==> flow/design.v (excerpt) <==
module interpolation (
    input           clk,
    input           RST,
    input           START,
    input   [5:0]   H0,
    input   [5:0]   V0,
    input   [3:0]   SW,
    input   [3:0]   SH,
    output          REN,
    input   [7:0]   R_DATA,
    output  [11:0]  ADDR,
    output  [7:0]   O_DATA,
    output          O_VALID
);
Size in the first run: ~1400 cells after synthesis, about 53 I/O pins.
make LEC_CHECK=0 ABC_AREA=1 CAP_MARGIN=5 CORE_MARGIN=2 CORE_UTILIZATION=70 CTS_CLUSTER_DIAMETER=95 SETUP_SLACK_MARGIN=-0.49 SLEW_MARGIN=20 finish   # period 20.0 ns
run.sh (not shown) runs the stock make flow with config.mk's settings and CLKGATE_MAP_FILE=.
The baseline finished with negative setup slack left.
Rerun with:
Settings changed: ABC_AREA 1 to default, CAP_MARGIN 5 to 20, CORE_UTILIZATION 70 to 40, CTS_CLUSTER_DIAMETER 95 to default, SETUP_SLACK_MARGIN -0.49 to default.
Clock period 20.0 ns to 31.5 ns, I/O delays scaled along.
What happened: The new run completed with no timing, DRC or antenna violations; power came out lower by 40%; worst setup slack improves by 3000 ps; routed wire length falls by 15%; count of clock-buffer cells in the layout shrinks by 1.
Rerun with:
Settings changed: CORE_UTILIZATION 40 to 60, CTS_CLUSTER_DIAMETER from default to 306, CTS_CLUSTER_SIZE from default to 97.
Clock period 31.5 ns to 25.0 ns, I/O delays scaled along.
This time the run finished with negative setup slack left. Design area grows by 5.2%. Area after synthesis is unchanged. Clock power came out higher by 29%. Power climbs by 29%. Clock skew climbs by 6.9 ps. Routed wire length rose by 1.5%. Count of clock-buffer cells in the layout does not change. Global-route usage rose by 9.5 points. Via count rises by 4.0%.
Rerun with:
Settings changed: ABC_AREA from default to 1, CORE_UTILIZATION 60 to 67, CTS_CLUSTER_DIAMETER 306 to default, CTS_CLUSTER_SIZE 97 to default.
Clock period 25.0 ns to 33.6 ns, I/O delays scaled along.
=>
- The changed run finished clean
- clock skew drops by 8.7 ps
- setup slack improved by 1500 ps
- critical path depth climbs by 8
- global-route usage climbs by 2.4 points
- via count climbs by about 9%
- count of clock-buffer cells in the layout does not change
- clock power drops by about 25%
- power drops by about 25%
- combinational power drops by 30%
- die area drops by about 8%
- final area drops by 4.2%


Starting RTL as in the previous note.
clock: 19.2 ns
lec_check: 0
abc_area: 1
cap_margin: 20
core_margin: 2
core_utilization: 72
cts_cluster_diameter: 52
cts_cluster_size: 60
max_routing_layer: met4
place_density: 0.4
setup_slack_margin: 3.87
slew_margin: 20
The starting point completed, yet does not pass: setup timing.
==> next run, changes <==
Settings changed: ABC_AREA 1 to default, CORE_UTILIZATION 72 to 40, CTS_CLUSTER_DIAMETER 52 to default, CTS_CLUSTER_SIZE 60 to default, MAX_ROUTING_LAYER met4 to default, PLACE_DENSITY 0.4 to default, SETUP_SLACK_MARGIN 3.87 to default.
Clock period 19.2 ns to 42.4 ns, I/O delays scaled along.
Effect:
- With this change the flow completed with no timing, DRC or antenna violations
- worst hold slack stays flat
- final area went down by 9.0%
- worst setup slack gets better by 6.4 ns
==> next run, changes <==
Settings changed: ABC_AREA from default to 1, CORE_UTILIZATION 40 to 72, PLACE_DENSITY from default to 0.65.
Clock period 42.4 ns to 16.8 ns, I/O delays scaled along.
Outcome: The new run completed, yet does not pass: setup timing. Synthesized cell count rose by about a fifth. Combinational power rose to 4.2 times its value. Worst setup slack is worse by 7.3 ns. Worst hold slack is worse by 0.0042 ns.
==> next run, changes <==
Settings changed: CORE_UTILIZATION 72 to 68, PLACE_DENSITY 0.65 to default, SETUP_SLACK_MARGIN from default to -0.34.
Clock period 16.8 ns to 17.9 ns, I/O delays scaled along.
The changed run reached the layout checks and failed them: setup timing.
Setup slack improved by 1.0 ns.
Design area came out lower by 1.2%.
Routed wire length came out lower by 20%.
Final cell count came out higher by 1.4%.
Flip-flop count does not change.
Via count came out lower by 9.7%.
==> next run, changes <==
Settings changed: CORE_UTILIZATION 68 to 70, SETUP_SLACK_MARGIN -0.34 to -0.49.
Clock period 17.9 ns to 21.1 ns, I/O delays scaled along.
Outcome:
- The new run completed and failed the layout checks on setup timing
- worst hold slack improves by 0.017 ns
- power came out lower by about 16%
- non-clock buffer count came out higher by 3
- core utilization came out higher by 3.1 points
- final area hardly moves
- synthesized cell count does not change
- synthesized area is unchanged
- via count came out higher by 2.1%
- global-route usage came out higher by 2.6 points
Power is estimated from default activity; no workload was simulated.
